==> inputs of job 7907 <==
==> flow/design.v <==
module RSA_IP #(parameter WIDTH = 3) (
    IN_P, IN_Q, IN_E,
    OUT_N, OUT_D 
);
input  [WIDTH-1:0]   IN_P, IN_Q;
input  [WIDTH*2-1:0] IN_E;
output [WIDTH*2-1:0] OUT_N, OUT_D;
genvar k ; 
assign OUT_N = IN_P * IN_Q ;
wire [WIDTH*2-2:0] phi_N ;
assign phi_N = (IN_P - 1) * (IN_Q - 1) ;
wire        [WIDTH*2-2:0] r        [0:2*WIDTH-1] ;
wire signed [WIDTH*2-1:0] t        [0:2*WIDTH-1] ;
wire        [4:0]         quotient [0:2*WIDTH-1] ;
assign r[0] = phi_N ;
assign t[0] = 0 ;
assign quotient[0] = 0 ;
assign r[1] = IN_E ;
assign t[1] = 1 ;
assign quotient[1] = 0 ;
generate
	for (k=2 ; k< (2*WIDTH) ; k=k+1) begin : gen_d_level
		assign quotient[k] = r[k-2]  /  r[k-1] ; 
		assign t[k] = (r[k-1] ==1)? t[k-1]         : t[k-2]  - quotient[k] * t[k-1] ;
		assign r[k] = (r[k-1] ==1)? 1 				: r[k-2]  - quotient[k] * r[k-1] ;
	end
endgenerate
assign OUT_D =(t[(2*WIDTH)-1] > 0 ) ? t[(2*WIDTH)-1] : t[(2*WIDTH)-1] + phi_N; 
endmodule
module RSA_TOP (
    clk, rst_n, in_valid,
    in_p, in_q, in_e, in_c,
    out_valid, out_m
);
input clk, rst_n, in_valid;
input [3:0] in_p, in_q;
input [7:0] in_e, in_c;
output reg out_valid;
output reg [7:0] out_m;
parameter WIDTH = 4 ;
parameter ST_IN = 0 ;
parameter ST_OUT = 1 ;  
reg current_state  ;
reg next_state  ;
reg  [WIDTH*2-1:0] c_text , c_wait_1 ;
reg  [WIDTH-1  :0] get_p, get_q ;
reg  [WIDTH*2-1:0] get_e ;
reg  [WIDTH*2-1:0] decrypted_text  ;
reg  [WIDTH*2-1:0] decrypted_text_wait_1  ;
wire [WIDTH*2-1:0] OUT_D, OUT_N ;
reg  [WIDTH*2-1:0] private_D , private_N ;
reg  [2:0] count_number ;
reg  [2:0] count_out ; 
integer i  ;
reg count_1 ;
always@(posedge clk, negedge rst_n)
begin
	if(!rst_n)
		begin
			count_1 <= 'd0 ;
		end
	else if (current_state == ST_IN)
		begin
			if (in_valid) begin
				if(count_1 !=1) 
					count_1 <= count_1 + 'd1 ;
			end
		end
	else
		count_1 <= 'd0 ;
end	
reg [2:0] count_8 ;
always@(posedge clk, negedge rst_n)
begin
	if(!rst_n)
		begin
			count_8 <= 'd0 ;
		end
	else if (current_state == ST_IN)
		begin
			if (in_valid) begin
				count_8 <= count_8 + 'd1 ;
			end
		end
	else if (current_state == ST_OUT)
		begin
			count_8 <= count_8 + 'd1 ;
		end
	else
		count_8 <= 'd0 ;
end
always@(posedge clk, negedge rst_n)
begin
	if(!rst_n)
		begin
			get_e <='d0;
			get_p <='d0;
			get_q <='d0;
		end
	else 
		begin
			if (count_1 == 0)
				begin
					get_e <= in_e ;
					get_p <= in_p ;
					get_q <= in_q ;
				end
		end	
end
always@(posedge clk, negedge rst_n)
begin
	if(!rst_n)
		begin
				c_text <= 'd0;
		end
	else if (current_state == ST_IN)
		begin
			if(in_valid ) 
				c_text <= in_c;
		end
end
always@ (posedge clk , negedge rst_n )begin
	if (!rst_n )begin
		c_wait_1 <= 'd0 ;
	end else begin
		c_wait_1 <= c_text ;
	end
end
always@(posedge clk, negedge rst_n)
begin
	if(!rst_n)begin
			private_D <= 'd0;
			private_N <= 'd0;
	end
	else if (current_state == ST_IN)begin
			if (count_1 == 1)begin
				private_D <= OUT_D;
				private_N <= OUT_N;
			end
	end
end
RSA_IP #(.WIDTH(WIDTH)) U0 ( .IN_P(get_p) , .IN_Q(get_q) , .IN_E(get_e) , .OUT_N (OUT_N) , .OUT_D (OUT_D) )  ; 
wire [WIDTH*2-1:0] a0 , a1  ;
wire [WIDTH*4-1:0] a0_square ;
assign a0 = c_wait_1 % private_N ;	 
assign a0_square = a0*a0 ;  
assign a1 = (a0_square)  % private_N ;	 
reg [WIDTH*2-1:0] pipe_a0 , pipe_a1 ;
always@(posedge clk , negedge rst_n)begin
	if (!rst_n)begin
		pipe_a0    <= 'd0 ;
		pipe_a1    <= 'd0 ;
	end else begin
		pipe_a0 <= a0 ;
		pipe_a1 <= a1 ;
	end
end
wire [WIDTH*2-1:0] a0_a1_value ; 
reg [WIDTH*2-1:0] tmp_1_to_2 ;
wire [WIDTH*2-1:0] a2, a3 ;
wire [WIDTH*4-1:0] pipe_a1_square  ;
wire [WIDTH*4-1:0] a2_square   ;
wire [WIDTH*4-1:0] pipe_a0_mult_a1 ;
assign pipe_a1_square  = (pipe_a1 * pipe_a1) ;
assign pipe_a0_mult_a1 = (pipe_a0 * pipe_a1) ; 
assign a2_square   = (a2      * a2 ) ; 
assign a0_a1_value = (pipe_a0_mult_a1  ) % private_N ; 
assign a2          = (pipe_a1_square   ) % private_N ;
assign a3      = (a2_square    ) % private_N ; 
always@(*)begin
	if (private_D[0] == 1  && private_D[1] == 1)begin
		tmp_1_to_2 = a0_a1_value ;
	end else if (private_D[0] == 1  && private_D[1] == 0)begin
		tmp_1_to_2 = pipe_a0 ;
	end else if (private_D[0] == 0  && private_D[1] == 1)begin
		tmp_1_to_2 = pipe_a1 ;
	end else begin   
		tmp_1_to_2 = 0 ;
	end
end
reg [WIDTH*2-1:0] pipe_a3 , pipe_tmp1 , pipe_a2;
always@(posedge clk , negedge rst_n)begin
	if (!rst_n)begin
		pipe_a3    <= 'd0 ;
		pipe_tmp1  <= 'd0 ;
		pipe_a2    <= 'd0 ;
	end else begin
		pipe_tmp1  <= tmp_1_to_2 ;
		pipe_a3    <= a3 ;
		pipe_a2    <= a2 ; 
	end
end
reg [WIDTH*2-1:0] tmp_2_to_3 ;
wire [WIDTH*2-1:0] a4, a5 ;
wire [WIDTH*4-1:0] pipe_a3_square  ;
wire [WIDTH*4-1:0] tmp_a4_square   ;
assign pipe_a3_square  = (pipe_a3 * pipe_a3 ) ;
assign tmp_a4_square   = (a4  * a4  ) ;
assign a4 = (pipe_a3_square )%private_N ; 
assign a5 = (tmp_a4_square  )%private_N ;
wire [WIDTH*4-1:0] pipe_a2_a3 ;
assign pipe_a2_a3 = pipe_a2 * pipe_a3 ; 
wire [WIDTH*2-1:0] a2_a3_value ;
assign a2_a3_value = pipe_a2_a3% private_N ; 
always@(*)begin
	if (private_D[2] == 1  && private_D[3] == 1)begin
		tmp_2_to_3 = a2_a3_value ;
	end else if (private_D[2] == 1  && private_D[3] == 0)begin
		tmp_2_to_3 = pipe_a2 ;
	end else if (private_D[2] == 0  && private_D[3] == 1)begin
		tmp_2_to_3 = pipe_a3 ;
	end else begin   
		tmp_2_to_3 = 0 ;
	end
end
reg [WIDTH*2-1:0] pipe_a5 , pipe_tmp2_0 , pipe_a4 , pipe_tmp2_1 ;
reg in_valid_3 ; 
always@(posedge clk , negedge rst_n)begin
	if (!rst_n)begin
		pipe_a5        <= 'd0 ;
		pipe_a4        <= 'd0 ;
		pipe_tmp2_0    <= 'd0 ;
		pipe_tmp2_1    <= 'd0 ;
	end else begin
		pipe_a5      <= a5 ;
		pipe_a4      <= a4 ;
		pipe_tmp2_0  <= pipe_tmp1 ; 
		pipe_tmp2_1  <= tmp_2_to_3 ; 
	end
end
reg [WIDTH*2-1:0] tmp_3_to_4_0 , tmp_3_to_4_1 ;
wire [WIDTH*2-1:0] a6 ;
wire [WIDTH*4-1:0] pipe_a5_square ;
assign pipe_a5_square = (pipe_a5 * pipe_a5 ) ;
assign a6     = (pipe_a5_square)%private_N ; 
wire [WIDTH*4-1:0] pipe_a4_a5 ;
assign pipe_a4_a5  = pipe_a4 * pipe_a5 ; 
wire [WIDTH*2-1:0] a4_a5_value ;
assign a4_a5_value = pipe_a4_a5 % private_N ; 
wire [WIDTH*4-1:0] pipe_tmp0_tmp1 ;
assign pipe_tmp0_tmp1 = pipe_tmp2_0 * pipe_tmp2_1 ; 
wire [WIDTH*2-1:0] tmp0_tmp1_value ;
assign tmp0_tmp1_value = pipe_tmp0_tmp1 % private_N ; 
always@(*)begin    
	if (private_D[4] == 1  && private_D[5] == 1)begin
		tmp_3_to_4_0 = a4_a5_value ;
	end else if (private_D[4] == 1  && private_D[5] == 0)begin
		tmp_3_to_4_0 = pipe_a4 ;
	end else if (private_D[4] == 0  && private_D[5] == 1)begin
		tmp_3_to_4_0 = pipe_a5 ;
	end else begin   
		tmp_3_to_4_0 = 0 ;
	end
end
always@(*)begin
	if (pipe_tmp2_0 == 0  && pipe_tmp2_1 == 0)begin
		tmp_3_to_4_1 = 0 ;
	end else if (pipe_tmp2_0 == 0 ) begin
		tmp_3_to_4_1 = pipe_tmp2_1 ;
	end else if (pipe_tmp2_1 == 0)begin
		tmp_3_to_4_1 = pipe_tmp2_0 ;
	end else begin  
		tmp_3_to_4_1 = tmp0_tmp1_value ;
	end
end
reg [WIDTH*2-1:0] pipe_a6 , pipe_tmp3_0 , pipe_tmp3_1 ;
always@(posedge clk , negedge rst_n)begin
	if (!rst_n)begin
		pipe_a6	     <= 'd0 ;
		pipe_tmp3_0  <= 'd0 ;
	 	pipe_tmp3_1  <= 'd0 ; 
	end else begin
		pipe_a6	      <= a6 ;
		pipe_tmp3_0   <= tmp_3_to_4_0 ; 
		pipe_tmp3_1   <= tmp_3_to_4_1 ; 
	end
end
reg [WIDTH*2-1:0] tmp_4_to_5 ; 
wire [WIDTH*4-1:0] pipe_tmp3_0_tmp3_1 ;
assign pipe_tmp3_0_tmp3_1 = pipe_tmp3_0 * pipe_tmp3_1 ;
wire [WIDTH*2-1:0] tmp3_0_tmp3_1_value ;
assign  tmp3_0_tmp3_1_value = pipe_tmp3_0_tmp3_1 % private_N ; 
always@(*)begin
	if (pipe_tmp3_0 == 0  && pipe_tmp3_1 == 0)begin
		tmp_4_to_5 = 0 ;
	end else if (pipe_tmp3_0 == 0 ) begin
		tmp_4_to_5 = pipe_tmp3_1 ;
	end else if (pipe_tmp3_1 == 0)begin
		tmp_4_to_5 = pipe_tmp3_0 ;
	end else begin  
		tmp_4_to_5 = tmp3_0_tmp3_1_value ;
	end
end
reg [WIDTH*2-1:0] pipe_tmp5_0, pipe_tmp5_1 ;
always@(posedge clk , negedge rst_n)begin
	if (!rst_n)begin
		pipe_tmp5_0 <= 'd0 ;
		pipe_tmp5_1 <= 'd0 ;
	end else begin
		pipe_tmp5_0 <= pipe_a6 ;
		pipe_tmp5_1 <= tmp_4_to_5 ; 
	end
end
reg [WIDTH*2-1:0] tmp_5_to_6 ; 
wire [WIDTH*4-1:0] pipe_tmp5_0_tmp5_1 ;
assign pipe_tmp5_0_tmp5_1 = pipe_tmp5_0 * pipe_tmp5_1 ;
wire [WIDTH*2-1:0] tmp5_0_tmp5_1_value ;
assign tmp5_0_tmp5_1_value = pipe_tmp5_0_tmp5_1 % private_N ; 
always@(*)begin
	if (private_D[6] == 0  && pipe_tmp5_1 == 0)begin
		tmp_5_to_6 = 0 ;
	end else if (private_D[6] == 0 ) begin
		tmp_5_to_6 = pipe_tmp5_1 ;
	end else if (pipe_tmp5_1 == 0)begin
		tmp_5_to_6 = pipe_tmp5_0 ;
	end else begin  
		tmp_5_to_6 = tmp5_0_tmp5_1_value ;
	end
end
always@(posedge clk , negedge rst_n)begin
	if (!rst_n)begin
		decrypted_text <= 'd0 ;
	end else begin
		decrypted_text <= tmp_5_to_6 ; 
	end
end
always@(posedge clk , negedge rst_n)
begin
	if(!rst_n)
		begin
			out_valid <= 'd0; 
			out_m     <= 'd0; 
		end
	else if (current_state == ST_OUT)
		begin
			out_valid <= 'd1 ;
			out_m	  <= decrypted_text ;
		end
	else 
		begin
			out_valid <= 'd0 ;
			out_m	  <= 'd0 ;
		end
end
always@ (posedge clk , negedge rst_n)
begin
	if (!rst_n ) begin
		current_state <= ST_IN ;
	end else begin
		current_state <= next_state ;
	end
end
always@(*)begin
	case(current_state)
		ST_IN : begin
				if (count_8 == 7 )
					next_state = ST_OUT ; 
				else 
					next_state = ST_IN ; 
		end
		ST_OUT : begin
				if (count_8 == 7)
					next_state = ST_IN ;
				else 
					next_state = ST_OUT ; 
		end
		default : next_state = ST_IN ; 
	endcase
end
endmodule
==> flow/run.sh <==
#!/bin/bash
# the make line also repeats each setting of config.mk as NAME=value (left out here)
make -C /OpenROAD-flow-scripts/flow DESIGN_CONFIG=/design/flow/config.mk WORK_HOME=/design/flow/orfs CLKGATE_MAP_FILE= finish
==> flow/config.mk <==
export PLATFORM = sky130hd
export DESIGN_NAME = RSA_TOP
export DESIGN_NICKNAME = RSA_TOP
export VERILOG_FILES = /design/flow/design.v
export SDC_FILE = /design/flow/constraint.sdc
export NUM_CORES = 4
export LEC_CHECK = 0
export ABC_AREA = 1
export CAP_MARGIN = 15
export CORE_MARGIN = 2
export CORE_UTILIZATION = 71
export HOLD_SLACK_MARGIN = -0.09
export SETUP_SLACK_MARGIN = -2.0
export SLEW_MARGIN = 20
==> flow/constraint.sdc <==
create_clock -name core_clock -period 61.1 [get_ports {clk}]
set_input_delay 12.2200 -clock core_clock [delete_from_list [all_inputs] [get_ports {clk}]]
set_output_delay 12.2200 -clock core_clock [all_outputs]
set_load 0.01 [all_outputs]
==> job 1704: changes against job 7907 <==
CAP_MARGIN = 20   (was 15)
CORE_UTILIZATION = 65   (was 71)
CTS_CLUSTER_DIAMETER = 340   (was not set)
CTS_CLUSTER_SIZE = 95   (was not set)
HOLD_SLACK_MARGIN = not set   (was -0.09)
SETUP_SLACK_MARGIN = not set   (was -2.0)
==> flow/constraint.sdc (replaced) <==
create_clock -name core_clock -period 36.9 [get_ports {clk}]
set_input_delay 7.3800 -clock core_clock [delete_from_list [all_inputs] [get_ports {clk}]]
set_output_delay 7.3800 -clock core_clock [all_outputs]
set_load 0.01 [all_outputs]
==> Changelog: implementation <==
## Implementation

* Pre-CTS WS at -26430 ps
* Outcome: aborted with a tool error
* Global route total overflow at 8593
* Fp util at 0.6554
* Error msg: [ERROR GRT-0116] Global routing finished with congestion. Check the congestion regions in the DRC Viewer.
* Stopped at: global routing
# the run above: job 1704

==> Changelog: implementation <==
### Implementation results

* Outcome: failed layout checks
* Violated checks: negative setup slack
* Worst slew margin at 0.2284
* Pre-CTS WS at -3400 ps
* Fp util at 0.7143
* RR Startpoint: get_p[1]
* Final WS setup at -2623 ps
* Final setup viols at 7
# the run above: job 7907


========
==> job 7074: inputs <==
RTL: the design.v shown in full above, as it stands there.
make LEC_CHECK=0 CAP_MARGIN=20 CORE_MARGIN=2 CORE_UTILIZATION=40 SLEW_MARGIN=20 finish   # period 85.7 ns
run.sh (not shown) runs the stock make flow with config.mk's settings and CLKGATE_MAP_FILE=.
==> job 5098 (differences from job 7074) <==
- CORE_UTILIZATION: 40 -> 68
==> flow/constraint.sdc (replaced) <==
create_clock -name core_clock -period 25.5 [get_ports {clk}]
set_input_delay 5.1000 -clock core_clock [delete_from_list [all_inputs] [get_ports {clk}]]
set_output_delay 5.1000 -clock core_clock [all_outputs]
set_load 0.01 [all_outputs]
==> notes <==
- Job 7074 completed with no timing, DRC or antenna violations. Job 5098 never finished: it broke off in 4_1_cts.
- Synthesized cell count is the same in job 5098 and job 7074.
- Of job 7074 and job 5098, job 7074 has the higher die area (gap 69%, measured against job 5098).
- In area after synthesis, job 5098 and job 7074 do not differ.
==> figures <==
Result of the run: job 7074 timing/DRC/antenna clean; job 5098 did not finish
Failing step: job 7074 -; job 5098 4_1_cts
Top FF cell, synth: job 7074 sky130_fd_sc_hd__dfrtp_1; job 5098 sky130_fd_sc_hd__dfrtp_1
Number of flops mapped to enable cells by yosys: job 7074 0; job 5098 0
Chip height: job 7074 520 um; job 5098 399 um
Gate Count Post-Synth: job 7074 13,900; job 5098 13,900
Setup slack after placement: job 7074 2.76 ns; job 5098 -46.99 ns
Cells after DPL: job 7074 17,300; job 5098 20,500
Final estimated routing congestion in global placement: job 7074 0.860; job 5098 0.998
Core Util at FP: job 7074 40.2%; job 5098 68.3%
Total number of placement rows: job 7074 189; job 5098 145
Die width: job 7074 520 um; job 5098 399 um
Total standard cell area after synthesis: job 7074 106,000 sq um; job 5098 106,000 sq um
Yosys synthesis warning count: job 7074 2; job 5098 2
Most numerous cell in the Yosys netlist: job 7074 sky130_fd_sc_hd__ha_1; job 5098 sky130_fd_sc_hd__ha_1
Share of the synthesized area in the top cell type: job 7074 23.2%; job 5098 23.2%
Chip Area: job 7074 270,000 sq um; job 5098 160,000 sq um
Placement-stage cell area: job 7074 111,000 sq um; job 5098 146,000 sq um
Area of the placeable core: job 7074 265,000 sq um; job 5098 156,000 sq um
DPL Wire Length: job 7074 227 mm; job 5098 363 mm
Average size of a mapped cell: job 7074 7.63 sq um; job 5098 7.63 sq um
Unique masters post-synth: job 7074 139; job 5098 139
Adder-cell share of the synthesized area: job 7074 33.2%; job 5098 33.2%
